**constraint.sdc**
```tcl
create_clock -name core_clock -period 5.75 [get_ports {clk}]
set_input_delay 1.1500 -clock core_clock [delete_from_list [all_inputs] [get_ports {clk}]]
set_output_delay 1.1500 -clock core_clock [all_outputs]
set_load 0.01 [all_outputs]
```
**config.mk**
```make
export PLATFORM = sky130hd
export DESIGN_NAME = MIPS
export DESIGN_NICKNAME = MIPS
export VERILOG_FILES = /design/flow/design.v
export SDC_FILE = /design/flow/constraint.sdc
export NUM_CORES = 4
export LEC_CHECK = 0
export CAP_MARGIN = 20
export CORE_ASPECT_RATIO = 0.71
export CORE_MARGIN = 2
export CORE_UTILIZATION = 60
export CTS_CLUSTER_SIZE = 54
export HOLD_SLACK_MARGIN = 0.28
export PLACE_DENSITY_LB_ADDON = 0.03
export SETUP_SLACK_MARGIN = 1.65
export SLEW_MARGIN = 20
```
**design.v**
```verilog
`timescale 1ns/1ns
module MIPS(input clk, rst,
	output [31:0] imem_addr, input [31:0] imem_data,
	output [31:0] dmem_addr, output [31:0] dmem_wdata, output dmem_we, input [31:0] dmem_rdata);
	wire Is_SV, MemtoReg, Reg_Write, Mem_Read, Mem_Write ,  Branch, ALUsrc, ld;
	wire [1:0] regDst, writeDst, Jump;
	wire [2:0] ALUOp;
	wire [3:0] ALUOperation;
	wire [5:0] func, opcode;
	Data_path DP(clk , rst  , MemtoReg , Reg_Write , Mem_Read, Mem_Write , Branch , ALUsrc ,  ld , regDst ,   writeDst , Jump , ALUOperation, func, opcode,
		imem_addr, imem_data, dmem_addr, dmem_wdata, dmem_we, dmem_rdata);
	controller CU(opcode , MemtoReg , Reg_Write , Mem_Read ,Mem_Write ,  Branch , ALUsrc , ld , regDst ,  writeDst , Jump , ALUOp);
	ALU_control ALU_CU(func , ALUOp , ALUOperation);
endmodule
`timescale 1ns/1ns
module Data_path (input clk , reset , MemtoReg , Reg_Write , Mem_Read, Mem_Write  , Branch , ALUsrc ,  ld ,input [1:0] regDst ,   writeDst , Jump , input[3:0] ALUOperation, output [5:0]func, opcode,
  output [31:0] imem_addr, input [31:0] imem_data, output [31:0] dmem_addr, output [31:0] dmem_wdata, output dmem_we, input [31:0] dmem_rdata);
  wire [31:0] adrToPC, PC_out, PC_inc_out, Extend_data, instruction, WritetoReg_data,
  high_out, low_out, write_data, Read_data1, Read_data2, Operand_data2, branch_data
  , Mem_read_value , shifted_ext , adr_inc_out , concated;
  wire [63:0] ALU_result;
  wire Zero;
  wire [4:0] write_reg;
  wire [27:0] shifted_inst;
  PC CUT_PC(clk , reset, adrToPC , PC_out);
  PC_inc CUT_PCinc(PC_out, PC_inc_out);
  Sign_extend CUT_SE(instruction[15:0] , Extend_data);
  assign imem_addr = PC_out;
  assign instruction = imem_data;
  Mux4to1_32bit CUT_mux4_32( WritetoReg_data , PC_inc_out, high_out , low_out , writeDst , write_data);
  Mux3to1_5bit CUT_mux3_5( instruction[20:16] , instruction[15:11], 5'b11111, regDst , write_reg);
  Register_file CUT_RF(clk , reset ,  instruction[25:21] , instruction[20:16] , write_reg , write_data , Reg_Write , Read_data1 ,Read_data2);
  Mux2to1_32bit CUT_mux2_32( Read_data2 ,Extend_data , ALUsrc , Operand_data2);
  Shl2_32 CUT_shl2(Extend_data , shifted_ext);
  address_inc CUT_inc_adr( PC_inc_out, shifted_ext , adr_inc_out);
  assign can_branch = Zero & Branch;
  Mux2to1_32bit CUT3_mux2_32( PC_inc_out , adr_inc_out ,can_branch , branch_data);
  Shl2_26 CUT2_shl2( instruction[25:0] , shifted_inst);
  assign concated = {PC_inc_out[31:28], shifted_inst};
  Mux3to1_32bit CUT2_mux3_32( branch_data , concated, Read_data1 , Jump, adrToPC);
  ALU_32bit CUT_ALU(Read_data1, Operand_data2 , ALUOperation , ALU_result, Zero);
  REG32 High(reset, clk, ld, ALU_result[63:32], high_out);
  REG32 Low(reset, clk, ld, ALU_result[31:0], low_out);
  assign dmem_addr = ALU_result[31:0];
  assign dmem_wdata = Read_data2;
  assign dmem_we = Mem_Write;
  assign Mem_read_value = dmem_rdata;
  Mux2to1_32bit CUT2_mux2_32( ALU_result[31:0] , Mem_read_value ,MemtoReg , WritetoReg_data);
  assign func = instruction[5:0];
  assign opcode = instruction[31:26];
 endmodule
module controller (input [5:0] opcode , output reg MemtoReg , Reg_Write , Mem_Read , Mem_Write ,  Branch , ALUsrc , ld ,output reg [1:0] regDst ,  writeDst , Jump , output reg  [2:0] ALUOp);
	parameter [5:0] R_TYPE = 6'b000000;
	parameter [5:0] ADD_IMEDIATE = 6'b000001;  
	parameter [5:0] SLT_IMEDIATE = 6'b000010;  
	parameter [5:0] LOAD_WORD = 6'b000011;  
	parameter [5:0] SAVE_WORD = 6'b000100;  
	parameter [5:0] BRANCH_EQUAL = 6'b000101;  
	parameter [5:0] JUMP = 6'b000110;  
	parameter [5:0] JUMP_REG = 6'b000111;  
	parameter [5:0] JUMP_AND_LINK = 6'b001000;  
	always @ (*)
	begin 
		{MemtoReg , Reg_Write , Mem_Read , Branch , ALUsrc , ld, regDst , writeDst , Mem_Write ,  Jump , ALUOp} = 16'b0;
		Mem_Write = 1'b0;
		case (opcode)
		R_TYPE: begin  
			{regDst, Reg_Write, ALUsrc, MemtoReg, writeDst, Jump} = 9'b011000000;
			ALUOp = 3'b101;
		end
		ADD_IMEDIATE: begin  
			{regDst, Reg_Write, ALUsrc, MemtoReg, writeDst, Jump} = 9'b001100000;
			ALUOp = 3'b000;
		end
		SLT_IMEDIATE: begin  
			{regDst, Reg_Write, ALUsrc, MemtoReg, writeDst, Jump} = 9'b001100000;
			ALUOp = 3'b011;
		end	
		LOAD_WORD: begin  
			{regDst, MemtoReg, Reg_Write, Mem_Read, ALUsrc, writeDst, Jump} = 10'b0011110000;
			ALUOp = 3'b000;
			end	
		SAVE_WORD:begin  
			{ALUsrc, Mem_Write ,Jump} = 4'b1100;
			ALUOp = 3'b000;
			end
		BRANCH_EQUAL:begin  
			{Branch, Jump} = 3'b100;
			ALUOp = 3'b001;
		end
		JUMP:begin  
			{Jump} = 2'b01;
			end	
		JUMP_AND_LINK:begin  
			{Reg_Write, regDst, writeDst, Jump} = 7'b1100101;
			end
		JUMP_REG:begin  
			{Jump} = 2'b10;
			end		
		endcase
	end
endmodule 
module ALU_control(input [5:0] func , input [2:0] ALUop , output reg [3:0] ALUoperation);  
always @ (*)
	begin 
	  ALUoperation = 4'b0000;
	  case(ALUop)
	    0: ALUoperation = 4'b0000;  
	    1: ALUoperation = 4'b0111;  
	    2: ALUoperation = 4'b1000;  
	    3: ALUoperation = 4'b0110;  
	    4: ALUoperation = 4'b0010;  
	    5: case(func)
	         0: ALUoperation = 4'b0000;  
	         1: ALUoperation = 4'b0001;  
	         2: ALUoperation = 4'b0011;  
	         3: ALUoperation = 4'b0100;  
	         4: ALUoperation = 4'b0101;  
	         5: ALUoperation = 4'b0110;  
	         default: ALUoperation = 4'b0000;
	         endcase
	    default: ALUoperation = 4'b0000;
	     endcase
  end
endmodule
module ALU_32bit( input [31:0] In1 ,In2 , input [3:0] ALU_Sel ,output [63:0] Out, output Zero);
  reg [63:0] ALU_Result;
  reg temp_zero;
  always @(*)
  begin
      ALU_Result = 64'b0;
      temp_zero = 1'b0;
      case(ALU_Sel)
      4'b0000:  
       ALU_Result = In1 + In2; 
      4'b0001:  
       ALU_Result = In1 - In2;
      4'b0011:  
       ALU_Result = In1 & In2;
      4'b0100:  
       ALU_Result = In1 | In2;
      4'b0101:  
       ALU_Result = In1 ^ In2;
      4'b0110:  
       ALU_Result = ( In1 < In2 ) ? 32'd1 : 32'd0;
      4'b0111:  
       temp_zero = ( In1 == In2 ) ? 1'd1 : 1'd0  ;
      4'b1000:  
       temp_zero =  ( In1 == In2 ) ? 1'd0 : 1'd1;
        default: ALU_Result = 64'b0 ; 
      endcase
  end
  assign Out = ALU_Result;
  assign Zero = temp_zero;
endmodule
`timescale 1ns/1ns
module Register_file ( input clk, reset , input [4:0] Read_reg1 , Read_reg2 , write_reg ,  input [31:0] write_data , input reg_write ,output [31:0] Read_data1 ,Read_data2 );
	reg [31:0] Reg_data [0:31];
 	wire [31:0] test;
	assign test = Reg_data[9];
	integer i;
	assign Read_data1 = Reg_data[Read_reg1];
	assign Read_data2 = Reg_data[Read_reg2];
	always @ (posedge clk)
	begin 
		if ( reset )
			begin
				for ( i=0 ; i < 32 ; i = i+1)
					Reg_data [i] <= 0;
			end
		else 
			begin 
				if ( reg_write )
					if ( write_reg != 5'b0 )
						Reg_data[write_reg] <= write_data;
					else
					  Reg_data[write_reg] <= Reg_data[write_reg];
			end
	end
endmodule
`timescale 1ns/1ns
module REG32(input rst, clk, ld, input [31:0]data, output reg [31:0]out);
  always @(posedge clk) begin
      if(rst) out<=32'b0;
      else if(ld==1) out<=data;
      else out<=out;
  end
endmodule
`timescale 1ns/1ns
module PC(input clk , reset,  input [31:0] PC , 	output reg [31:0] PC_out);
	always @(posedge clk) begin
		if (reset)
			PC_out <=32'b0;
		else 
			PC_out <= PC;
	end
endmodule
module PC_inc ( input [31:0] PC , output [31:0] PC_inc_out);
	assign PC_inc_out = PC + 4;
endmodule
module address_inc( input [31:0] In1 , In2 , output [31:0] adr_inc_out);
	assign adr_inc_out = In1 + In2;
endmodule	
module Mux2to1_32bit( input [31:0] In1 , In2 ,input Sel , output [31:0]Out);
	assign Out = (Sel == 1'b0) ? In1 : 
	             (Sel == 1'b1) ? In2 : 32'bx;
endmodule
module Mux3to1_5bit( input [4:0] In1 , In2, In3 , input [1:0]Sel , output [4:0]Out);
	assign Out = (Sel == 2'b00) ? In1 : 
	             (Sel == 2'b01) ? In2 : 
	             (Sel == 2'b10) ? In3 : 5'bx;
endmodule
module Mux3to1_32bit( input [31:0] In1 , In2, In3 , input [1:0]Sel , output [31:0]Out);
	assign Out = (Sel == 2'b00) ? In1 : 
	             (Sel == 2'b01) ? In2 : 
	             (Sel == 2'b10) ? In3 : 32'bx;
endmodule
module Mux4to1_32bit( input [31:0] In1 , In2, In3 , In4 , input [1:0]Sel , output [31:0]Out);
	assign Out = (Sel == 2'b00) ? In1 : 
	             (Sel == 2'b01) ? In2 : 
	             (Sel == 2'b10) ? In3 : 
	             (Sel == 2'b11) ? In4 : 32'bx;
endmodule
module Sign_extend ( input [15:0] In , output reg [31:0] Out);
	integer i;
	always @ (*)
	begin 
		for ( i=16 ; i<32 ; i = i+1 )
		begin 
			Out [i] = In[15];
			Out [i-16] = In[i-16];
		end
	end
endmodule
module Shl2_32(input [31:0] In , 	output [31:0] Out);
    assign Out = {In[29:0], 2'b00};
endmodule
module Shl2_26(input [25:0] In , 	output [27:0] Out);
    assign Out = {In, 2'b00};
endmodule
```
**run.sh**
```bash
#!/bin/bash
# the make line also repeats each setting of config.mk as NAME=value (left out here)
make -C /OpenROAD-flow-scripts/flow DESIGN_CONFIG=/design/flow/config.mk WORK_HOME=/design/flow/orfs CLKGATE_MAP_FILE= finish
```
==> Table 3: Implementation characteristics, run 1 <==
Characteristics after synthesis and place and route

Parameter                              Value

Final timing
  Worst path setup slack after routing .................. -1.10 ns
  Maximum frequency from static timing analysis .................. 0.146 GHz
  Slew @ Worst Pin .................. 1.27 ns
  Relative slew slack .................. 14.7%
  Pins Over Slew Limit .................. 0
  RSZ-0062 raised after global routing .................. true
  Final critical-path required period .................. 6.85 ns
  Total of endpoints with negative setup slack in the final report .................. 488
  Post-Route Skew .................. 0.109 ns
  Final cycle utilization of the critical path .................. 119%
  Final count of hold timing violations .................. 0

Synthesis
  Count of cell types in the netlist .................. 97
  Netlist Area Pre-Place .................. 0.0619 sq mm
  Yosys stat cell total .................. 4894
  Gate count after technology mapping .................. 4894
  Xor/xnor share of the synthesized area .................. 0.877%
  Area leader share .................. 49.6%
  Most instantiated flip-flop cell in the synthesis netlist .................. sky130_fd_sc_hd__edfxtp_1
  Post-synthesis register bit count .................. 1056
  Sequential area share after synthesis .................. 50.7%
  Compound-gate portion of the synthesized area .................. 7.57%
  Post-synthesis average cell area .................. 12.7 sq um
  Top cells by area .................. sky130_fd_sc_hd__edfxtp_1, sky130_fd_sc_hd__mux4_2, sky130_fd_sc_hd__nor2_1
  Main logic family after synthesis .................. multiplexers
  Basic-gate share of the synthesized area counting and, or, nand and nor cells .................. 11.1%
  Dominant cell type by area after synthesis .................. sky130_fd_sc_hd__edfxtp_1
  Async set or reset register ratio after synthesis .................. 0%
  Library cell with the highest instance count after synthesis .................. sky130_fd_sc_hd__nor2_1
  Most common library cells after synthesis .................. sky130_fd_sc_hd__nor2_1, sky130_fd_sc_hd__edfxtp_1, sky130_fd_sc_hd__mux4_2
  Area fraction in mux cells .................. 23.5%
  Chip area line of the yosys report .................. 0.0619 sq mm
  Number of warnings issued by yosys .................. 8
  Adder Area Share .................. 2.60%
  Flip-flops with a built-in enable .................. 1024

Clocking
  TritonCTS clock tree .................. yes
  Root buffer cell .................. sky130_fd_sc_hd__clkbuf_16
  Bufs on Longest Clock Path .................. 3
  Clock buffer count from CTS .................. 98
  Maximum level of the CTS H-tree .................. 3
  Clk latency late pin .................. 0.77 ns
  Sink count of the clock tree .................. 1056
  CTS Hold Buffers Added .................. 0
  Clock Pin Slew Worst Setup and Hold Paths .................. 0.05 ns

Power and ir drop
  Pint .................. 0.0168 W
  Clock group total power .................. 0.00706 W
  Worst vdd ir .................. 0.321 mV
  Highest-power group .................. combinational logic
  Part of the total power dissipated in sequential elements .................. 34.2%
  P_sw .................. 0.00913 W
  Switching power share of the total .................. 35.2%
  Power density relative to cell area .................. 320 mW/mm^2
  Static leakage .................. 31.3 nW
  Power consumed by combinational cells .................. 0.0100 W
  Power dissipated in sequential cells .................. 0.00889 W
  Combinational power share .................. 38.6%
  Clock Power Share .................. 27.2%

Place
  Post-detail-place hpwl .................. 181 mm
  Quantity of I/O buffers inserted on ports .................. 162
  Total instance count after detailed placement .................. 6960
  Final weighted congestion in routability-driven placement .................. 1.04

Critical path
  Destination of the critical timing path .................. dmem_addr[27]
  Critical setup path kind .................. input pin to output port
  Terminus of the critical flop-to-flop path .................. DP.CUT_RF.Reg_data[27][27]$_SDFFCE_PN0P_
  Worst R2R Setup Slack .................. -0.16 ns
  Slowest stage cell, crit path .................. sky130_fd_sc_hd__mux4_2
  Total stage count of the critical path .................. 22
  Worst path bufs/invs .................. 7
  Worst reg2reg path depth .................. 25
  Sequence of cells on the critical path .................. buf_16 > buf_12 > buf_12 > buf_16 > buf_12 > mux4_2 > mux4_2 > mux2_4 > o21ai_4 > ha_4 > a21oi_4 > o21bai_4 > a21oi_4 > or3_1 > o211ai_1 > a221oi_2 > buf_4 > nand2_1 > a31oi_2 > o221ai_1 > a221o_1 > buf_2
  CP most frequent cell .................. sky130_fd_sc_hd__buf_12
  Worst reg2reg startpoint .................. DP.CUT_RF.Reg_data[17][12]$_SDFFCE_PN0P_
  Worst setup EP type .................. output port
  Largest stage delay on the critical path .................. 0.49 ns
  Required time at the endpoint of the critical path .................. 4.60 ns
  Kind of cell with the highest combined delay on the critical path .................. AND-OR/OR-AND gates
  Crit-path max FO .................. 6
  Worst Setup SP .................. imem_data[16]
  Startpoint Class .................. input pin
  Data arrival time at the worst-slack endpoint .................. 5.70 ns

Min path
  Class of the tightest hold or removal check .................. register to register
  Worst min-delay path endpoint .................. DP.CUT_PC.PC_out[1]$_SDFFE_PP0N_
  Cell depth of the worst hold path .................. 2
  Min-Delay Startpoint .................. DP.CUT_PC.PC_out[1]$_SDFFE_PP0N_

Global route
  GR peak layer .................. met2
  Met2 usage in global routing .................. 71.7%
  Vias in the first global route .................. 53700
  Wire length of the first global-routing pass .................. 388 mm
  GR Util met3 .................. 26.8%
  Maximum number of pins on one net before global-route repair .................. 50
  Global-route track usage on met1 .................. 66.7%
  Antenna violations before repair .................. 14
  Total Routing Usage GR .................. 52.7%
  Remaining global-route overflow .................. 0

Floorplanning
  Chip area .................. 0.106 sq mm
  Number of core rows .................. 99
  Floorplan core density .................. 60.4%
  Vert. Die Dim .................. 275 um
  Ports .................. 163
  Core area .................. 0.103 sq mm
  Floorplan die width .................. 385 um

Job
  Number of warnings in the stage logs .................. 94
  Tally of max-capacitance violations .................. 0

Route
  Average wire per cell in the routed design .................. 39.1 um
  Post-route DRC .................. 0
  Number of nets still failing antenna checks after routing .................. 0
  Routed Wire Length .................. 288 mm
  Detailed Route Iter0 Violations .................. 11200
  Vias/cell .................. 7.55
  Via count .................. 55700
  First drt pass iteration count .................. 12

Final layout
  Final Non-Filler Cells .................. 7373
  Share of the core filled with cells .................. 79.2%
  P&R area growth vs syn .................. 31.1%
  Filler cells .................. 5704
  Number of nets in the layout .................. 6118

Run status
  Outcome .................. complete, but fails checks
  Layout check fault list .............. setup timing
==> area by class of cell <==
class	instances	area, sq um	share of cell area, %
sequential	1056	31400	38.7
multi-input combinational	3321	31200	38.4
timing repair buffer	1327	13200	16.2
clock buffer	115	2520	3.10
tap	1363	1710	2.10
clock inverter	59	742	0.914
inverter	121	473	0.582
antenna	11	27.5	0.0339
==> through the flow <==
| step | total power, W | setup TNS (ns) | hold slack, ns | setup WS [ns] | instance area, sq um |
|---|---|---|---|---|---|
| global placement | 0.0168 | -786.10 | 0.534 | -2.08 | 73000 |
| detailed placement | 0.0168 | -849.44 | 0.545 | -1.99 | 73000 |
| CTS | 0.0245 | -44.20 | 0.553 | -1.13 | 79700 |
| floorplan | 0.0128 | -117.37 | 0.543 | -0.699 | 63200 |
| global route | 0.0262 | -147.85 | 0.578 | -1.19 | 81200 |
| finish | 0.0260 | -99.75 | 0.552 | -1.10 | 81200 |
==> per-layer routing <==
metal,vias to the layer above,share of wire [%]
met1,26500,31
met5,-,0.16
li1,20600,-
met2,6501,39
met4,20,9.2
met3,2046,20
==> what timing repair did <==
item | 4_1_cts | 5_1_grt
gates cloned | 18 | 9
hold endpoints to repair | 0 | 0
endpoints found under the setup margin | 1829 | 2028
setup buffers | 146 | 54
pin swaps | 167 | 97
resized | 534 | 183
==> run 2, diff against run 1 <==
- ABC_AREA: not set -> 1
- CELL_PAD_IN_SITES_DETAIL_PLACEMENT: not set -> 1
- CELL_PAD_IN_SITES_GLOBAL_PLACEMENT: not set -> 1
- CORE_ASPECT_RATIO: 0.71 -> 0.62
- CORE_UTILIZATION: 60 -> 40
- CTS_CLUSTER_SIZE: 54 -> 15
- GPL_ROUTABILITY_DRIVEN: not set -> 0
- GPL_TIMING_DRIVEN: not set -> 0
- HOLD_SLACK_MARGIN: 0.28 -> not set
- MAX_ROUTING_LAYER: not set -> met4
- PLACE_DENSITY_LB_ADDON: 0.03 -> 0.0
- SETUP_SLACK_MARGIN: 1.65 -> 3.08
- clock period: 5.75 -> 10.5 ns (I/O delays scaled with it)
==> run 2 against run 1 <==
Net effect: the flow now stops in global routing; synthesized cell count grew 69%; die area grew 60%; synthesized area grew 7.4%.
==> Table 3: Implementation characteristics, run 2 <==
Table: implementation figures

Parameter                              Value

Synthesis
  Library cell with the highest instance count after synthesis .................. sky130_fd_sc_hd__nor2_1
  Basic-gate share of the synthesized area counting and, or, nand and nor cells .................. 21.0% (+9.9 points)
  Adder Area Share .................. 2.42% (-0.18 points)
  Most common library cells after synthesis .................. sky130_fd_sc_hd__nor2_1, sky130_fd_sc_hd__nand2_1, sky130_fd_sc_hd__edfxtp_1
  Xor/xnor share of the synthesized area .................. 0.592% (-0.28 points)
  Post-synthesis average cell area .................. 8.03 sq um (-37%)
  Area leader share .................. 46.2% (-3.4 points)
  Chip area line of the yosys report .................. 0.0666 sq mm (+7.4%)
  Sequential area share after synthesis .................. 47.2% (-3.5 points)
  Area fraction in mux cells .................. 0% (-24 points)
  Number of warnings issued by yosys .................. 8 (unchanged)
  Post-synthesis register bit count .................. 1056 (unchanged)
  Async set or reset register ratio after synthesis .................. 0% (unchanged)
  Compound-gate portion of the synthesized area .................. 20.9% (+13 points)
  Yosys stat cell total .................. 8288 (+69%)
  Netlist Area Pre-Place .................. 0.0666 sq mm (+7.4%)
  Top cells by area .................. sky130_fd_sc_hd__edfxtp_1, sky130_fd_sc_hd__nor2_1, sky130_fd_sc_hd__nand2_1
  Most instantiated flip-flop cell in the synthesis netlist .................. sky130_fd_sc_hd__edfxtp_1
  Count of cell types in the netlist .................. 70 (-28%)
  Gate count after technology mapping .................. 8288 (+69%)
  Flip-flops with a built-in enable .................. 1024 (unchanged)
  Dominant cell type by area after synthesis .................. sky130_fd_sc_hd__edfxtp_1
  Main logic family after synthesis .................. simple AND/OR/NAND/NOR gates

Run status
  Outcome .................. stopped before the end
  Halt Stage .................. global routing
  Error that halted the flow .................. [ERROR GRT-0232] Routing congestion too high. Check the congestion heatmap in the GUI.

Place
  Quantity of I/O buffers inserted on ports .................. 155 (-4.3%)
  Post-detail-place hpwl .................. 429 mm (+140%)
  Setup WS pre-CTS .................. -1.77 ns (+0.217 ns)

Clocking
  Bufs on Longest Clock Path .................. 3 (unchanged)
  Maximum level of the CTS H-tree .................. 3 (unchanged)
  CTS Hold Buffers Added .................. 0 (unchanged)
  Clock buffer count from CTS .................. 109 (+11%)
  Sink count of the clock tree .................. 1056 (unchanged)
  Root buffer cell .................. sky130_fd_sc_hd__clkbuf_16

Floorplanning
  Core area .................. 0.165 sq mm (+61%)
  Number of core rows .................. 117 (+18%)
  Floorplan core density .................. 40.4% (-20 points)
  Floorplan die width .................. 522 um (+35%)
  Vert. Die Dim .................. 325 um (+18%)
  Chip area .................. 0.170 sq mm (+60%)
  Ports .................. 163 (unchanged)

Global route
  Total Routing Usage GR .................. 78.0%
  Remaining global-route overflow .................. 9
==> run 2: per-layer routing <==
| metal | overflow | global-route usage (%) |
|---|---|---|
| met2 | 2 | 82.2 |
| met5 | - | - |
| met4 | 1 | 58.0 |
| met3 | 4 | 73.9 |
| met1 | 2 | 84.8 |
==> run 2: timing repair <==
action	CTS
cloned	4
pin swaps	64
gates resized	1024
setup buffers	75
endpoints found under the setup margin	1085
==> run 2: per-stage QoR <==
step                std cells  hold WS [ns]  area, sq um  utilization [%]
floorplan                8319         0.502        67100                -
global placement        10700         0.510        71400             43.4
detailed placement      10800         0.521        74000             44.9
CTS                     11000         0.535        82600             50.1
==> run 3, diff against run 2 <==
- ABC_AREA: 1 -> not set
- CELL_PAD_IN_SITES_DETAIL_PLACEMENT: 1 -> not set
- CELL_PAD_IN_SITES_GLOBAL_PLACEMENT: 1 -> not set
- CORE_ASPECT_RATIO: 0.62 -> not set
- CORE_UTILIZATION: 40 -> 66
- CTS_CLUSTER_SIZE: 15 -> 52
- GPL_ROUTABILITY_DRIVEN: 0 -> not set
- GPL_TIMING_DRIVEN: 0 -> 1
- MIN_ROUTING_LAYER: not set -> met1
- PLACE_DENSITY_LB_ADDON: 0.0 -> 0.01
- SETUP_SLACK_MARGIN: 3.08 -> 0.32
- TNS_END_PERCENT: not set -> 5
- clock period: 10.5 -> 5.88 ns (I/O delays scaled with it)
==> run 3 against run 2 <==
Net effect: the flow again stops in global routing; synthesized cell count is 41% lower; die area is 43% lower; synthesized area is 6.9% lower.
==> Table 3: Implementation characteristics, run 3 <==
Table: implementation figures

Parameter                              Value

Run status
  Outcome .................. stopped before the end
  Halt Stage .................. global routing
  Error that halted the flow .................. [ERROR GRT-0232] Routing congestion too high. Check the congestion heatmap in the GUI.

Synthesis
  Chip area line of the yosys report .................. 0.0619 sq mm (-6.9%)
  Sequential area share after synthesis .................. 50.7% (+3.5 points)
  Post-synthesis register bit count .................. 1056 (unchanged)
  Dominant cell type by area after synthesis .................. sky130_fd_sc_hd__edfxtp_1
  Area fraction in mux cells .................. 23.5% (+24 points)
  Yosys stat cell total .................. 4894 (-41%)
  Adder Area Share .................. 2.60% (+0.18 points)
  Most instantiated flip-flop cell in the synthesis netlist .................. sky130_fd_sc_hd__edfxtp_1
  Async set or reset register ratio after synthesis .................. 0% (unchanged)
  Gate count after technology mapping .................. 4894 (-41%)
  Xor/xnor share of the synthesized area .................. 0.877% (+0.28 points)
  Top cells by area .................. sky130_fd_sc_hd__edfxtp_1, sky130_fd_sc_hd__mux4_2, sky130_fd_sc_hd__nor2_1
  Count of cell types in the netlist .................. 97 (+39%)
  Most common library cells after synthesis .................. sky130_fd_sc_hd__nor2_1, sky130_fd_sc_hd__edfxtp_1, sky130_fd_sc_hd__mux4_2
  Netlist Area Pre-Place .................. 0.0619 sq mm (-6.9%)
  Library cell with the highest instance count after synthesis .................. sky130_fd_sc_hd__nor2_1
  Compound-gate portion of the synthesized area .................. 7.57% (-13 points)
  Number of warnings issued by yosys .................. 8 (unchanged)
  Area leader share .................. 49.6% (+3.4 points)
  Main logic family after synthesis .................. multiplexers
  Post-synthesis average cell area .................. 12.7 sq um (+58%)
  Basic-gate share of the synthesized area counting and, or, nand and nor cells .................. 11.1% (-9.9 points)
  Flip-flops with a built-in enable .................. 1024 (unchanged)

Floorplanning
  Chip area .................. 0.0963 sq mm (-43%)
  Core area .................. 0.0932 sq mm (-43%)
  Vert. Die Dim .................. 310 um (-4.6%)
  Number of core rows .................. 112 (-4.3%)
  Floorplan die width .................. 310 um (-41%)
  Ports .................. 163 (unchanged)
  Floorplan core density .................. 66.5% (+26 points)

Clocking
  Bufs on Longest Clock Path .................. 3 (unchanged)
  Maximum level of the CTS H-tree .................. 3 (unchanged)
  Clock buffer count from CTS .................. 105 (-3.7%)
  Root buffer cell .................. sky130_fd_sc_hd__clkbuf_16
  Sink count of the clock tree .................. 1056 (unchanged)
  CTS Hold Buffers Added .................. 0 (unchanged)

Global route
  Total Routing Usage GR .................. 86.0%
  Remaining global-route overflow .................. 190

Place
  Total instance count after detailed placement .................. 6834 (-37%)
  Setup WS pre-CTS .................. -1.83 ns (-0.0601 ns)
  Post-detail-place hpwl .................. 174 mm (-59%)
  Quantity of I/O buffers inserted on ports .................. 162 (+4.5%)
  Final weighted congestion in routability-driven placement .................. 1.06
## run 3: stage by stage
step	cell area [sq um]	power (W)	utilization [%]	hold WS (ns)	TNS, ns
2_1_floorplan	62800	0.0124	-	0.543	-104.23
3_3_place_gp	72500	0.0161	77.8	0.546	-777.46
3_5_place_dp	72500	0.0162	77.8	0.548	-625.93
4_1_cts	79500	0.0243	85.3	0.556	-31.87
## run 3: per-layer routing
layer  track usage (%)  GRT overflow
met4              84.4            72
met3              77.4            20
met1              84.8            32
met2              94.5            66
met5                 -             -
## run 3: what timing repair did
action,CTS
pin swaps,131
gates cloned,23
endpoints found under the setup margin,786
setup buffers,116
gates resized,527
==> run 4, diff against run 3 <==
- SETUP_SLACK_MARGIN: 0.32 -> -0.35
- TNS_END_PERCENT: 5 -> 90
==> run 4 against run 3 <==
Net effect: the flow again stops in global routing; synthesized area did not move; synthesized cell count stayed put; die area is the same.
==> Table 3: Implementation characteristics, run 4 <==
Table: implementation figures

Parameter                              Value

Synthesis
  Post-synthesis average cell area .................. 12.7 sq um (unchanged)
  Netlist Area Pre-Place .................. 0.0619 sq mm (unchanged)
  Flip-flops with a built-in enable .................. 1024 (unchanged)
  Adder Area Share .................. 2.60% (unchanged)
  Sequential area share after synthesis .................. 50.7% (unchanged)
  Compound-gate portion of the synthesized area .................. 7.57% (unchanged)
  Count of cell types in the netlist .................. 97 (unchanged)
  Most common library cells after synthesis .................. sky130_fd_sc_hd__nor2_1, sky130_fd_sc_hd__edfxtp_1, sky130_fd_sc_hd__mux4_2
  Area leader share .................. 49.6% (unchanged)
  Post-synthesis register bit count .................. 1056 (unchanged)
  Number of warnings issued by yosys .................. 8 (unchanged)
  Async set or reset register ratio after synthesis .................. 0% (unchanged)
  Main logic family after synthesis .................. multiplexers
  Gate count after technology mapping .................. 4894 (unchanged)
  Basic-gate share of the synthesized area counting and, or, nand and nor cells .................. 11.1% (unchanged)
  Xor/xnor share of the synthesized area .................. 0.877% (unchanged)
  Dominant cell type by area after synthesis .................. sky130_fd_sc_hd__edfxtp_1
  Most instantiated flip-flop cell in the synthesis netlist .................. sky130_fd_sc_hd__edfxtp_1
  Area fraction in mux cells .................. 23.5% (unchanged)
  Chip area line of the yosys report .................. 0.0619 sq mm (unchanged)
  Yosys stat cell total .................. 4894 (unchanged)
  Library cell with the highest instance count after synthesis .................. sky130_fd_sc_hd__nor2_1
  Top cells by area .................. sky130_fd_sc_hd__edfxtp_1, sky130_fd_sc_hd__mux4_2, sky130_fd_sc_hd__nor2_1

Clocking
  Bufs on Longest Clock Path .................. 3 (unchanged)
  Clock buffer count from CTS .................. 106 (+0.95%)
  CTS Hold Buffers Added .................. 0 (unchanged)
  Root buffer cell .................. sky130_fd_sc_hd__clkbuf_16
  Sink count of the clock tree .................. 1056 (unchanged)
  Maximum level of the CTS H-tree .................. 3 (unchanged)

Place
  Final weighted congestion in routability-driven placement .................. 1.06 (+0.17%)
  Quantity of I/O buffers inserted on ports .................. 162 (unchanged)
  Total instance count after detailed placement .................. 6798 (-0.53%)
  Post-detail-place hpwl .................. 172 mm (-1.1%)
  Instance area at placement .................. 0.0721 sq mm (-0.56%)

Floorplanning
  Core area .................. 0.0932 sq mm (unchanged)
  Vert. Die Dim .................. 310 um (unchanged)
  Floorplan die width .................. 310 um (unchanged)
  Ports .................. 163 (unchanged)
  Number of core rows .................. 112 (unchanged)
  Floorplan core density .................. 66.5% (unchanged)
  Chip area .................. 0.0963 sq mm (unchanged)

Run status
  Outcome .................. stopped before the end
  Halt Stage .................. global routing
## run 4: per-stage QoR
step	utilization (%)	setup WS (ns)	hold slack, ns
floorplan	-	-0.622	0.543
global placement	77.4	-1.64	0.549
detailed placement	77.4	-1.69	0.553
CTS	84.0	-0.996	0.560
## run 4: what timing repair did
item | CTS
buffers inserted | 122
gates cloned | 12
gates resized | 438
endpoints found under the setup margin | 36
pin swaps | 124
hold endpoints to repair | 0
==> run 5, diff against run 4 <==
- CORE_ASPECT_RATIO: not set -> 0.54
- CORE_UTILIZATION: 66 -> 65
- CTS_CLUSTER_SIZE: 52 -> 56
- GPL_TIMING_DRIVEN: 1 -> not set
- MAX_ROUTING_LAYER: met4 -> not set
- MIN_ROUTING_LAYER: met1 -> not set
- SETUP_SLACK_MARGIN: -0.35 -> 1.65
- TNS_END_PERCENT: 90 -> not set
- clock period: 5.88 -> 5.75 ns (I/O delays scaled with it)
==> run 5 against run 4 <==
Net effect: the layout now fails its checks (setup timing); synthesized area is the same; synthesized cell count is the same; die area grew 1.6%.
==> Table 3: Implementation characteristics, run 5 <==
Characteristics after synthesis and place and route

Parameter                              Value

Synthesis
  Xor/xnor share of the synthesized area .................. 0.877% (unchanged)
  Async set or reset register ratio after synthesis .................. 0% (unchanged)
  Dominant cell type by area after synthesis .................. sky130_fd_sc_hd__edfxtp_1
  Count of cell types in the netlist .................. 97 (unchanged)
  Yosys stat cell total .................. 4894 (unchanged)
  Sequential area share after synthesis .................. 50.7% (unchanged)
  Post-synthesis register bit count .................. 1056 (unchanged)
  Library cell with the highest instance count after synthesis .................. sky130_fd_sc_hd__nor2_1
  Flip-flops with a built-in enable .................. 1024 (unchanged)
  Top cells by area .................. sky130_fd_sc_hd__edfxtp_1, sky130_fd_sc_hd__mux4_2, sky130_fd_sc_hd__nor2_1
  Netlist Area Pre-Place .................. 0.0619 sq mm (unchanged)
  Post-synthesis average cell area .................. 12.7 sq um (unchanged)
  Adder Area Share .................. 2.60% (unchanged)
  Area fraction in mux cells .................. 23.5% (unchanged)
  Gate count after technology mapping .................. 4894 (unchanged)
  Main logic family after synthesis .................. multiplexers
  Basic-gate share of the synthesized area counting and, or, nand and nor cells .................. 11.1% (unchanged)
  Most instantiated flip-flop cell in the synthesis netlist .................. sky130_fd_sc_hd__edfxtp_1
  Most common library cells after synthesis .................. sky130_fd_sc_hd__nor2_1, sky130_fd_sc_hd__edfxtp_1, sky130_fd_sc_hd__mux4_2
  Area leader share .................. 49.6% (unchanged)
  Compound-gate portion of the synthesized area .................. 7.57% (unchanged)
  Number of warnings issued by yosys .................. 8 (unchanged)
  Chip area line of the yosys report .................. 0.0619 sq mm (unchanged)

Route
  Via count .................. 57900
  Total met2 wirelength after detailed routing .................. 112 mm
  First drt pass iteration count .................. 12
  Average wire per cell in the routed design .................. 41.3 um
  WL met3 .................. 69.9 mm
  Number of nets still failing antenna checks after routing .................. 0
  Vias/cell .................. 7.97
  Routed length on met1 .................. 90.1 mm
  Detailed Route Iter0 Violations .................. 13200
  Highest layer used for signal routing .................. met5
  Routed Wire Length .................. 300 mm
  Post-route DRC .................. 0

Place
  Final weighted congestion in routability-driven placement .................. 1.16 (+8.9%)
  Post-detail-place hpwl .................. 185 mm (+7.7%)
  Total instance count after detailed placement .................. 6897 (+1.5%)
  Setup WS pre-CTS .................. -1.93 ns (-0.237 ns)
  Quantity of I/O buffers inserted on ports .................. 162 (unchanged)

Critical path
  Total stage count of the critical path .................. 22
  Worst reg2reg startpoint .................. DP.CUT_RF.Reg_data[10][7]$_SDFFCE_PN0P_
  Largest stage delay on the critical path .................. 0.59 ns
  Crit-path max FO .................. 8
  Worst R2R Setup Slack .................. -0.30 ns
  Terminus of the critical flop-to-flop path .................. DP.CUT_RF.Reg_data[17][27]$_SDFFCE_PN0P_
  Sequence of cells on the critical path .................. bufbuf_16 > buf_6 > mux4_2 > mux4_2 > mux2i_4 > buf_4 > inv_1 > ha_4 > inv_4 > nor2_4 > a21oi_2 > nor2_2 > a311oi_2 > o21ai_2 > buf_6 > a211oi_4 > buf_4 > o221ai_4 > a21oi_2 > a21oi_1 > o211ai_1 > buf_2
  Worst Setup SP .................. imem_data[21]
  Kind of cell with the highest combined delay on the critical path .................. AND-OR/OR-AND gates
  Worst setup EP type .................. output port
  Data arrival time at the worst-slack endpoint .................. 6.07 ns
  Critical setup path kind .................. input pin to output port
  Startpoint Class .................. input pin
  Worst path bufs/invs .................. 8
  Destination of the critical timing path .................. dmem_addr[21]
  Slowest stage cell, crit path .................. sky130_fd_sc_hd__mux4_2
  Worst reg2reg path depth .................. 26
  Required time at the endpoint of the critical path .................. 4.60 ns

Floorplanning
  Core area .................. 0.0947 sq mm (+1.6%)
  Ports .................. 163 (unchanged)
  Number of core rows .................. 83 (-26%)
  Floorplan core density .................. 65.4% (-1.1 points)
  Chip area .................. 0.0979 sq mm (+1.6%)
  Floorplan die width .................. 424 um (+37%)
  Vert. Die Dim .................. 231 um (-26%)

Final timing
  Final count of hold timing violations .................. 0
  Total of endpoints with negative setup slack in the final report .................. 502
  Worst path setup slack after routing .................. -1.47 ns
  Slew @ Worst Pin .................. 1.06 ns
  Maximum frequency from static timing analysis .................. 0.139 GHz
  Final cycle utilization of the critical path .................. 125%
  Final Hold Slack .................. 0.609 ns
  Final critical-path required period .................. 7.22 ns
  Pins Over Slew Limit .................. 0
  Post-Route Skew .................. 0.0699 ns
  RSZ-0062 raised after global routing .................. true
  Relative slew slack .................. 28.9%

Final layout
  Number of nets in the layout .................. 6099
  P&R area growth vs syn .................. 29.8%
  Final Non-Filler Cells .................. 7269
  Share of the core filled with cells .................. 84.9%

Clocking
  Clock buffer count from CTS .................. 94 (-11%)
  TritonCTS clock tree .................. yes
  Bufs on Longest Clock Path .................. 3 (unchanged)
  Sink count of the clock tree .................. 1056 (unchanged)
  CTS Hold Buffers Added .................. 0 (unchanged)
  Clk latency late pin .................. 0.78 ns
  Root buffer cell .................. sky130_fd_sc_hd__clkbuf_16
  Clock Pin Slew Worst Setup and Hold Paths .................. 0.07 ns
  Maximum level of the CTS H-tree .................. 3 (unchanged)

Power and ir drop
  Switching power share of the total .................. 36.4%
  Clock group total power .................. 0.00675 W
  Worst vdd ir .................. 0.310 mV
  Combinational power share .................. 39.5%
  Power consumed by combinational cells .................. 0.0102 W
  Pint .................. 0.0164 W
  Part of the total power dissipated in sequential elements .................. 34.4%
  Highest-power group .................. combinational logic
  Power density relative to cell area .................. 322 mW/mm^2
  Total design power .................. 0.0259 W
  Power dissipated in sequential cells .................. 0.00890 W
  Clock Power Share .................. 26.1%
  P_sw .................. 0.00942 W
  Static leakage .................. 31.0 nW

Min path
  Cell depth of the worst hold path .................. 2
  Worst min-delay path endpoint .................. DP.CUT_PC.PC_out[0]$_SDFFE_PP0N_
  Min-Delay Startpoint .................. DP.CUT_PC.PC_out[0]$_SDFFE_PP0N_
  Class of the tightest hold or removal check .................. register to register

Global route
  Antenna violations before repair .................. 19
  Vias in the first global route .................. 54900
  Remaining global-route overflow .................. 0
  Wire length of the first global-routing pass .................. 404 mm
  Maximum number of pins on one net before global-route repair .................. 46
  Total Routing Usage GR .................. 59.7%

Run status
  Layout check fault list .............. setup timing
  Outcome .................. complete, but fails checks

Job
  Tally of max-capacitance violations .................. 0
  Number of warnings in the stage logs .................. 92
run 5: metrics by stage:
step	TNS [ns]	area (sq um)
detailed placement	-786.92	72900
global route	-117.09	80400
CTS	-32.04	78700
finish	-119.24	80400
floorplan	-117.37	63200
global placement	-704.71	72900
run 5: cell type report:
class                      count  area, sq um
timing repair buffer        1313        12800
antenna                       21         52.6
tap                         1275         1600
fill                        4520        14300
inverter                     121          467
clock inverter                55          582
clock buffer                 108         2430
multi-input combinational   3320        31100
sequential                  1056        31400
run 5: timing repair:
| action | 4_1_cts | 5_1_grt |
|---|---|---|
| endpoints found under the setup margin | 1114 | 1370 |
| buffers inserted | 107 | 58 |
| gates resized | 481 | 235 |
| cloned | 17 | 5 |
| pin swaps | 84 | 120 |
run 5: layer usage:
layer,vias up,global-route usage (%)
li1,20600,-
met1,27100,73.9
met2,7873,75.4
met3,2341,40.1
met4,40,36.9
met5,-,7.01
==> run 6, diff against run 5 <==
- CORE_ASPECT_RATIO: 0.54 -> 0.5
- CORE_UTILIZATION: 65 -> 68
- CTS_CLUSTER_DIAMETER: not set -> 379
- CTS_CLUSTER_SIZE: 56 -> 97
- PLACE_DENSITY: not set -> 0.41
- PLACE_DENSITY_LB_ADDON: 0.01 -> not set
- SETUP_SLACK_MARGIN: 1.65 -> 0.71
==> run 6 against run 5 <==
Net effect: the run now fails in global routing; die area decreased by 4.3%; synthesized area unchanged; synthesized cell count is the same.
==> Table 3: Implementation characteristics, run 6 <==
Table: implementation figures

Parameter                              Value

Floorplanning
  Chip area .................. 0.0937 sq mm (-4.3%)
  Floorplan core density .................. 68.5% (+3.1 points)
  Core area .................. 0.0905 sq mm (-4.5%)
  Ports .................. 163 (unchanged)
  Number of core rows .................. 78 (-6.0%)
  Vert. Die Dim .................. 217 um (-5.8%)
  Floorplan die width .................. 431 um (+1.6%)

Global route
  Total Routing Usage GR .................. 80.9%
  Remaining global-route overflow .................. 181

Clocking
  Bufs on Longest Clock Path .................. 3 (unchanged)
  Maximum level of the CTS H-tree .................. 1 (-2)
  Sink count of the clock tree .................. 1056 (unchanged)
  Root buffer cell .................. sky130_fd_sc_hd__clkbuf_16
  Clock buffer count from CTS .................. 14 (-85%)
  CTS Hold Buffers Added .................. 0 (unchanged)

Synthesis
  Number of warnings issued by yosys .................. 8 (unchanged)
  Sequential area share after synthesis .................. 50.7% (unchanged)
  Adder Area Share .................. 2.60% (unchanged)
  Gate count after technology mapping .................. 4894 (unchanged)
  Post-synthesis average cell area .................. 12.7 sq um (unchanged)
  Dominant cell type by area after synthesis .................. sky130_fd_sc_hd__edfxtp_1
  Async set or reset register ratio after synthesis .................. 0% (unchanged)
  Most instantiated flip-flop cell in the synthesis netlist .................. sky130_fd_sc_hd__edfxtp_1
  Flip-flops with a built-in enable .................. 1024 (unchanged)
  Basic-gate share of the synthesized area counting and, or, nand and nor cells .................. 11.1% (unchanged)
  Library cell with the highest instance count after synthesis .................. sky130_fd_sc_hd__nor2_1
  Netlist Area Pre-Place .................. 0.0619 sq mm (unchanged)
  Main logic family after synthesis .................. multiplexers
  Post-synthesis register bit count .................. 1056 (unchanged)
  Yosys stat cell total .................. 4894 (unchanged)
  Chip area line of the yosys report .................. 0.0619 sq mm (unchanged)
  Xor/xnor share of the synthesized area .................. 0.877% (unchanged)
  Count of cell types in the netlist .................. 97 (unchanged)
  Area fraction in mux cells .................. 23.5% (unchanged)
  Top cells by area .................. sky130_fd_sc_hd__edfxtp_1, sky130_fd_sc_hd__mux4_2, sky130_fd_sc_hd__nor2_1
  Compound-gate portion of the synthesized area .................. 7.57% (unchanged)
  Area leader share .................. 49.6% (unchanged)
  Most common library cells after synthesis .................. sky130_fd_sc_hd__nor2_1, sky130_fd_sc_hd__edfxtp_1, sky130_fd_sc_hd__mux4_2

Place
  Setup WS pre-CTS .................. -1.84 ns (+0.0898 ns)
  Total instance count after detailed placement .................. 6835 (-0.90%)
  Quantity of I/O buffers inserted on ports .................. 162 (unchanged)
  Post-detail-place hpwl .................. 207 mm (+12%)
  Final weighted congestion in routability-driven placement .................. 1.10 (-4.9%)

Run status
  Halt Stage .................. global routing
  Outcome .................. stopped before the end
  Error that halted the flow .................. [ERROR GRT-0116] Global routing finished with congestion. Check the congestion regions in the DRC Viewer.
## run 6: metal layers
| layer | GRT overflow | track usage (%) |
|---|---|---|
| met4 | 61 | 72.0 |
| met3 | 28 | 70.6 |
| met1 | 20 | 84.3 |
| met2 | 62 | 91.8 |
| met5 | 10 | 57.1 |
## run 6: stage by stage
stage               total power [W]  util (%)  area (sq um)  hold slack, ns
floorplan                    0.0128         -         63200           0.543
global placement             0.0168      80.8         73100           0.556
detailed placement           0.0170      80.8         73100           0.541
CTS                          0.0205      85.4         77300           0.574
## run 6: repair_timing
action / in CTS
pin swaps: 119
resized: 599
buffers inserted: 150
endpoints found under the setup margin: 963
cloned: 23
==> run 7, diff against run 6 <==
- CORE_ASPECT_RATIO: 0.5 -> not set
- CORE_UTILIZATION: 68 -> 61
- CTS_CLUSTER_DIAMETER: 379 -> not set
- CTS_CLUSTER_SIZE: 97 -> 56
- PLACE_DENSITY: 0.41 -> not set
- SETUP_SLACK_MARGIN: 0.71 -> 1.65
==> run 7 against run 6 <==
Net effect: now fails the layout checks on setup timing; synthesized cell count stayed put; die area grew 11%; synthesized area did not move.
==> Table 3: Implementation characteristics, run 7 <==
Characteristics after synthesis and place and route

Parameter                              Value

Power and ir drop
  Clock Power Share .................. 28.1%
  Combinational power share .................. 38.2%
  Highest-power group .................. combinational logic
  Part of the total power dissipated in sequential elements .................. 33.7%
  Power consumed by combinational cells .................. 0.0101 W
  Power dissipated in sequential cells .................. 0.00890 W
  Static leakage .................. 31.5 nW
  Clock group total power .................. 0.00743 W
  Power density relative to cell area .................. 322 mW/mm^2
  Switching power share of the total .................. 35.2%
  Worst vdd ir .................. 0.340 mV
  Total design power .................. 0.0264 W
  Pint .................. 0.0171 W
  P_sw .................. 0.00931 W

Global route
  Vias in the first global route .................. 55700
  Global-route track usage on met1 .................. 61.9%
  Maximum number of pins on one net before global-route repair .................. 44
  Remaining global-route overflow .................. 0
  Met2 usage in global routing .................. 78.8%
  Wire length of the first global-routing pass .................. 392 mm
  Total Routing Usage GR .................. 54.3%
  GR Util met3 .................. 25.8%
  GR peak layer .................. met2
  Antenna violations before repair .................. 19

Synthesis
  Adder Area Share .................. 2.60% (unchanged)
  Async set or reset register ratio after synthesis .................. 0% (unchanged)
  Gate count after technology mapping .................. 4894 (unchanged)
  Compound-gate portion of the synthesized area .................. 7.57% (unchanged)
  Basic-gate share of the synthesized area counting and, or, nand and nor cells .................. 11.1% (unchanged)
  Number of warnings issued by yosys .................. 8 (unchanged)
  Area fraction in mux cells .................. 23.5% (unchanged)
  Flip-flops with a built-in enable .................. 1024 (unchanged)
  Area leader share .................. 49.6% (unchanged)
  Most common library cells after synthesis .................. sky130_fd_sc_hd__nor2_1, sky130_fd_sc_hd__edfxtp_1, sky130_fd_sc_hd__mux4_2
  Dominant cell type by area after synthesis .................. sky130_fd_sc_hd__edfxtp_1
  Netlist Area Pre-Place .................. 0.0619 sq mm (unchanged)
  Library cell with the highest instance count after synthesis .................. sky130_fd_sc_hd__nor2_1
  Post-synthesis register bit count .................. 1056 (unchanged)
  Yosys stat cell total .................. 4894 (unchanged)
  Sequential area share after synthesis .................. 50.7% (unchanged)
  Most instantiated flip-flop cell in the synthesis netlist .................. sky130_fd_sc_hd__edfxtp_1
  Post-synthesis average cell area .................. 12.7 sq um (unchanged)
  Xor/xnor share of the synthesized area .................. 0.877% (unchanged)
  Top cells by area .................. sky130_fd_sc_hd__edfxtp_1, sky130_fd_sc_hd__mux4_2, sky130_fd_sc_hd__nor2_1
  Count of cell types in the netlist .................. 97 (unchanged)
  Main logic family after synthesis .................. multiplexers
  Chip area line of the yosys report .................. 0.0619 sq mm (unchanged)

Floorplanning
  Ports .................. 163 (unchanged)
  Floorplan core density .................. 61.7% (-6.8 points)
  Floorplan die width .................. 323 um (-25%)
  Core area .................. 0.100 sq mm (+11%)
  Number of core rows .................. 116 (+49%)
  Vert. Die Dim .................. 323 um (+48%)
  Chip area .................. 0.104 sq mm (+11%)

Clocking
  Bufs on Longest Clock Path .................. 3 (unchanged)
  Clock Pin Slew Worst Setup and Hold Paths .................. 0.06 ns
  Root buffer cell .................. sky130_fd_sc_hd__clkbuf_16
  Clk latency late pin .................. 0.78 ns
  CTS Hold Buffers Added .................. 0 (unchanged)
  Sink count of the clock tree .................. 1056 (unchanged)
  Maximum level of the CTS H-tree .................. 3 (+2)
  Clock buffer count from CTS .................. 108 (+94)
  TritonCTS clock tree .................. yes

Route
  Routed Wire Length .................. 296 mm
  First drt pass iteration count .................. 9
  Detailed Route Iter0 Violations .................. 11300
  Via count .................. 56700
  Number of nets still failing antenna checks after routing .................. 0
  Post-route DRC .................. 0
  Average wire per cell in the routed design .................. 40.1 um
  Vias/cell .................. 7.67

Final layout
  Number of nets in the layout .................. 6123
  Filler cells .................. 5277
  Final Non-Filler Cells .................. 7391
  P&R area growth vs syn .................. 32.6%
  Combinational Area .................. 0.0316 sq mm
  Share of the core filled with cells .................. 81.8%
  Register cell area after layout .................. 0.0314 sq mm

Final timing
  Worst path setup slack after routing .................. -1.15 ns
  Final cycle utilization of the critical path .................. 120%
  Slew @ Worst Pin .................. 1.28 ns
  Pins Over Slew Limit .................. 0
  Final critical-path required period .................. 6.90 ns
  RSZ-0062 raised after global routing .................. true
  Total of endpoints with negative setup slack in the final report .................. 354
  Relative slew slack .................. 14.0%
  Maximum frequency from static timing analysis .................. 0.145 GHz
  Post-Route Skew .................. 0.115 ns
  Final count of hold timing violations .................. 0
  Final Hold Slack .................. 0.584 ns

Job
  Number of warnings in the stage logs .................. 94
  Tally of max-capacitance violations .................. 0

Critical path
  Worst Setup SP .................. imem_data[16]
  Worst reg2reg path depth .................. 24
  Destination of the critical timing path .................. dmem_addr[27]
  Total stage count of the critical path .................. 19
  Worst R2R Setup Slack .................. -0.24 ns
  Worst path bufs/invs .................. 7
  Terminus of the critical flop-to-flop path .................. DP.CUT_RF.Reg_data[17][27]$_SDFFCE_PN0P_
  Worst setup EP type .................. output port
  Data arrival time at the worst-slack endpoint .................. 5.75 ns
  Worst reg2reg startpoint .................. DP.CUT_RF.Reg_data[12][7]$_SDFFCE_PN0P_
  Slowest stage cell, crit path .................. sky130_fd_sc_hd__mux4_2
  Sequence of cells on the critical path .................. buf_16 > buf_16 > buf_12 > buf_8 > mux4_2 > mux4_2 > mux2_4 > o21ai_4 > ha_4 > buf_4 > or3_1 > o211ai_1 > a221oi_2 > buf_4 > nand2_2 > a31oi_4 > a221o_1 > a221o_1 > buf_2
  Required time at the endpoint of the critical path .................. 4.60 ns
  Startpoint Class .................. input pin
  Largest stage delay on the critical path .................. 0.52 ns
  Kind of cell with the highest combined delay on the critical path .................. multiplexers
  Crit-path max FO .................. 8
  Critical setup path kind .................. input pin to output port

Min path
  Min-Delay Startpoint .................. DP.CUT_PC.PC_out[1]$_SDFFE_PP0N_
  Cell depth of the worst hold path .................. 2
  Class of the tightest hold or removal check .................. register to register
  Worst min-delay path endpoint .................. DP.CUT_PC.PC_out[1]$_SDFFE_PP0N_

Run status
  Layout check fault list .............. setup timing
  Outcome .................. complete, but fails checks

Place
  Total instance count after detailed placement .................. 6962 (+1.9%)
  Setup WS pre-CTS .................. -1.85 ns (-0.00707 ns)
  Post-detail-place hpwl .................. 172 mm (-17%)
  Quantity of I/O buffers inserted on ports .................. 162 (unchanged)
  Final weighted congestion in routability-driven placement .................. 1.01 (-8.3%)
-- run 7: area by class of cell --
class | instances | area share, %
Antenna cell | 19 | 0.0579
Clock buffer | 126 | 3.39
Clock inverter | 69 | 0.900
Inverter | 121 | 0.580
Multi-Input combinational cell | 3320 | 38.5
Sequential cell | 1056 | 38.2
Tap cell | 1357 | 2.07
Timing Repair Buffer | 1323 | 16.3
-- run 7: what timing repair did --
action,in CTS,in global routing
endpoints found under the hold margin,0,0
pin swaps,139,139
gates cloned,14,15
resized,478,397
endpoints found under the setup margin,1357,1839
buffers inserted,114,72
-- run 7: routing by layer --
metal  share of wire (%)  wire, um  vias up
met2                  41    122000     6809
met4                  11     33900       16
met5                0.19       555        -
met1                  28     83100    26600
li1                    -         -    20700
met3                  19     56100     2604
-- run 7: metrics by stage --
stage                     TNS [ns]  cell area, sq um
after floorplan            -117.37             63200
after global placement     -659.11             73200
after detailed placement   -685.25             73200
after CTS                   -28.61             79600
after global routing       -103.88             82100
final                       -75.59             82100
==> run 8, diff against run 7 <==
- CORE_UTILIZATION: 61 -> 58
- CTS_CLUSTER_SIZE: 56 -> 53
- GPL_TIMING_DRIVEN: not set -> 1
- MIN_ROUTING_LAYER: not set -> met1
- PLACE_DENSITY_LB_ADDON: not set -> 0.01
- SETUP_SLACK_MARGIN: 1.65 -> not set
- TNS_END_PERCENT: not set -> 90
- clock period: 5.75 -> 7.42 ns (I/O delays scaled with it)
==> run 8 against run 7 <==
Net effect: still fails the layout checks on setup timing; first-iteration DRC count shrank 32%; worst hold slack gained 0.0051 ns; via count shrank 10%; global-route usage shrank 7.6 points; clock-buffer cell count grew 13; register-to-register slack gained 1.9 ns; sequential share of layout area grew 2.3 points; flip-flop count is the same; synthesized cell count is the same; sequential power shrank 23%; cell count shrank 3.0%; critical path type unchanged; largest power group is now registers; highest routed layer unchanged.
==> Table 3: Implementation characteristics, run 8 <==
Characteristics after synthesis and place and route

Parameter                              Value

Synthesis
  Async set or reset register ratio after synthesis .................. 0% (unchanged)
  Netlist Area Pre-Place .................. 0.0619 sq mm (unchanged)
  Post-synthesis average cell area .................. 12.7 sq um (unchanged)
  Most instantiated flip-flop cell in the synthesis netlist .................. sky130_fd_sc_hd__edfxtp_1
  Gate count after technology mapping .................. 4894 (unchanged)
  Most common library cells after synthesis .................. sky130_fd_sc_hd__nor2_1, sky130_fd_sc_hd__edfxtp_1, sky130_fd_sc_hd__mux4_2
  Adder Area Share .................. 2.60% (unchanged)
  Basic-gate share of the synthesized area counting and, or, nand and nor cells .................. 11.1% (unchanged)
  Number of warnings issued by yosys .................. 8 (unchanged)
  Chip area line of the yosys report .................. 0.0619 sq mm (unchanged)
  Count of cell types in the netlist .................. 97 (unchanged)
  Flip-flops with a built-in enable .................. 1024 (unchanged)
  Area leader share .................. 49.6% (unchanged)
  Area fraction in mux cells .................. 23.5% (unchanged)
  Main logic family after synthesis .................. multiplexers
  Dominant cell type by area after synthesis .................. sky130_fd_sc_hd__edfxtp_1
  Library cell with the highest instance count after synthesis .................. sky130_fd_sc_hd__nor2_1
  Xor/xnor share of the synthesized area .................. 0.877% (unchanged)
  Post-synthesis register bit count .................. 1056 (unchanged)
  Sequential area share after synthesis .................. 50.7% (unchanged)
  Yosys stat cell total .................. 4894 (unchanged)
  Top cells by area .................. sky130_fd_sc_hd__edfxtp_1, sky130_fd_sc_hd__mux4_2, sky130_fd_sc_hd__nor2_1
  Compound-gate portion of the synthesized area .................. 7.57% (unchanged)

Clocking
  Clock buffer count from CTS .................. 108 (unchanged)
  Clk latency late pin .................. 0.75 ns (-0.03 ns)
  Clock Pin Slew Worst Setup and Hold Paths .................. 0.06 ns (about the same)
  Bufs on Longest Clock Path .................. 3 (unchanged)
  TritonCTS clock tree .................. yes
  Maximum level of the CTS H-tree .................. 3 (unchanged)
  CTS Hold Buffers Added .................. 0 (unchanged)
  Root buffer cell .................. sky130_fd_sc_hd__clkbuf_16
  Sink count of the clock tree .................. 1056 (unchanged)

Power and ir drop
  Switching power share of the total .................. 33.4% (-1.8 points)
  Worst vdd ir .................. 0.252 mV (-26%)
  Highest-power group .................. registers
  Power density relative to cell area .................. 242 mW/mm^2 (-25%)
  Static leakage .................. 29.6 nW (-5.8%)
  Clock Power Share .................. 29.1% (+1.0 points)
  P_sw .................. 0.00628 W (-33%)
  Part of the total power dissipated in sequential elements .................. 36.5% (+2.8 points)
  Combinational power share .................. 34.4% (-3.8 points)
  Power dissipated in sequential cells .................. 0.00686 W (-23%)
  Power consumed by combinational cells .................. 0.00646 W (-36%)
  Total design power .................. 0.0188 W (-29%)
  Clock group total power .................. 0.00546 W (-27%)
  Pint .................. 0.0125 W (-27%)

Run status
  Layout check fault list .............. setup timing
  Outcome .................. complete, but fails checks

Global route
  Antenna violations before repair .................. 5 (-14)
  Total Routing Usage GR .................. 46.7% (-7.6 points)
  Wire length of the first global-routing pass .................. 354 mm (-9.6%)
  Maximum number of pins on one net before global-route repair .................. 51 (+16%)
  Vias in the first global route .................. 49600 (-11%)
  Remaining global-route overflow .................. 0 (unchanged)

Critical path
  Worst reg2reg path depth .................. 23 (-4.2%)
  Worst Setup SP .................. imem_data[16]
  Required time at the endpoint of the critical path .................. 5.94 ns (+1.34 ns)
  Kind of cell with the highest combined delay on the critical path .................. AND-OR/OR-AND gates
  Crit-path max FO .................. 6 (-2)
  Sequence of cells on the critical path .................. buf_16 > buf_16 > buf_16 > buf_4 > buf_12 > mux4_2 > mux4_2 > mux2_4 > o21ai_4 > buf_6 > inv_1 > ha_2 > a21oi_2 > buf_4 > nor2_1 > o21ai_1 > nand2b_1 > a221o_1 > a31o_1 > a221o_1 > a221o_1 > buf_2
  Largest stage delay on the critical path .................. 0.51 ns (about the same)
  Terminus of the critical flop-to-flop path .................. DP.CUT_RF.Reg_data[3][27]$_SDFFCE_PN0P_
  Critical setup path kind .................. input pin to output port
  Worst R2R Setup Slack .................. 1.70 ns (+1.94 ns)
  Worst path bufs/invs .................. 9 (+2)
  Data arrival time at the worst-slack endpoint .................. 6.11 ns (+0.36 ns)
  Worst reg2reg startpoint .................. DP.CUT_RF.Reg_data[11][7]$_SDFFCE_PN0P_
  Startpoint Class .................. input pin
  Total stage count of the critical path .................. 22 (+3)
  Worst setup EP type .................. output port
  Destination of the critical timing path .................. dmem_addr[27]
  Slowest stage cell, crit path .................. sky130_fd_sc_hd__mux4_2

Place
  Final weighted congestion in routability-driven placement .................. 1.02 (+0.86%)
  Post-detail-place hpwl .................. 166 mm (-4.0%)
  Quantity of I/O buffers inserted on ports .................. 162 (unchanged)
  Setup WS pre-CTS .................. -0.951 ns (+0.898 ns)

Route
  Detailed Route Iter0 Violations .................. 7728 (-32%)
  Routed Wire Length .................. 257 mm (-13%)
  Post-route DRC .................. 0 (unchanged)
  First drt pass iteration count .................. 6 (-3)
  Average wire per cell in the routed design .................. 35.8 um (-11%)
  Vias/cell .................. 7.12 (-7.2%)
  Number of nets still failing antenna checks after routing .................. 0 (unchanged)
  Via count .................. 51000 (-10%)

Final timing
  Final count of hold timing violations .................. 0 (unchanged)
  Final Hold Slack .................. 0.589 ns (+0.00514 ns)
  Final critical-path required period .................. 7.59 ns
  Total of endpoints with negative setup slack in the final report .................. 7 (-98%)
  Aggregate negative setup slack .................. -0.569 ns (+75.02 ns)
  Pins Over Slew Limit .................. 0 (unchanged)
  Final cycle utilization of the critical path .................. 102% (-18 points)
  Maximum frequency from static timing analysis .................. 0.132 GHz
  Worst path setup slack after routing .................. -0.171 ns (+0.976 ns)
  Relative slew slack .................. 20.4% (+6.4 points)
  RSZ-0062 raised after global routing .................. true
  Post-Route Skew .................. 0.0422 ns (-0.0731 ns)
  Slew @ Worst Pin .................. 1.19 ns (-0.0895 ns)

Final layout
  Filler cells .................. 7056 (+34%)
  Number of nets in the layout .................. 5884 (-3.9%)
  P&R area growth vs syn .................. 25.1%

Floorplanning
  Vert. Die Dim .................. 331 um (+2.5%)
  Chip area .................. 0.109 sq mm (+5.1%)
  Number of core rows .................. 119 (+2.6%)
  Floorplan core density .................. 58.7% (-3.0 points)
  Core area .................. 0.106 sq mm (+5.1%)
  Ports .................. 163 (unchanged)
  Floorplan die width .................. 331 um (+2.5%)

Job
  Number of warnings in the stage logs .................. 91 (-3.2%)
  Tally of max-capacitance violations .................. 0 (unchanged)

Min path
  Cell depth of the worst hold path .................. 2 (unchanged)
  Min-Delay Startpoint .................. DP.CUT_PC.PC_out[1]$_SDFFE_PP0N_
  Worst min-delay path endpoint .................. DP.CUT_PC.PC_out[1]$_SDFFE_PP0N_
  Class of the tightest hold or removal check .................. register to register
==> run 8: what timing repair did <==
item | CTS | global route
buffers inserted | 63 | 58
setup endpoints to repair | 28 | 28
pin swaps | 65 | 95
gates resized | 268 | 171
cloned | 13 | 1
==> run 8: area by class of cell <==
class	count	area (sq um)	share of cell area, %
diodes	3	7.51	0.00969
clock buffers	139	2870	3.70
clock inverters	56	564	0.728
inverters	121	460	0.594
multi-input cells	3320	30000	38.8
flip-flops and latches	1056	31400	40.5
well taps	1391	1740	2.25
repair buffers	1084	10400	13.5
==> run 8: per-layer routing <==
layer  wire, um  global-route usage (%)  share of wire (%)
met5         38                       0              0.015
met4      18700                    27.4                7.3
met3      42400                    16.5                 17
met2     112000                    69.5                 44
met1      83400                    59.6                 33
==> run 8: metrics by stage <==
stage | utilization (%) | instance area (sq um) | cells
floorplan | - | 62200 | 4925
CTS | 72.4 | 76500 | 7114
detailed placement | 67.3 | 71100 | 6843
global placement | 67.3 | 71100 | 6843
finish | 73.4 | 77500 | 7170
global route | 73.4 | 77500 | 7167
Power and IR drop assume default switching activity.
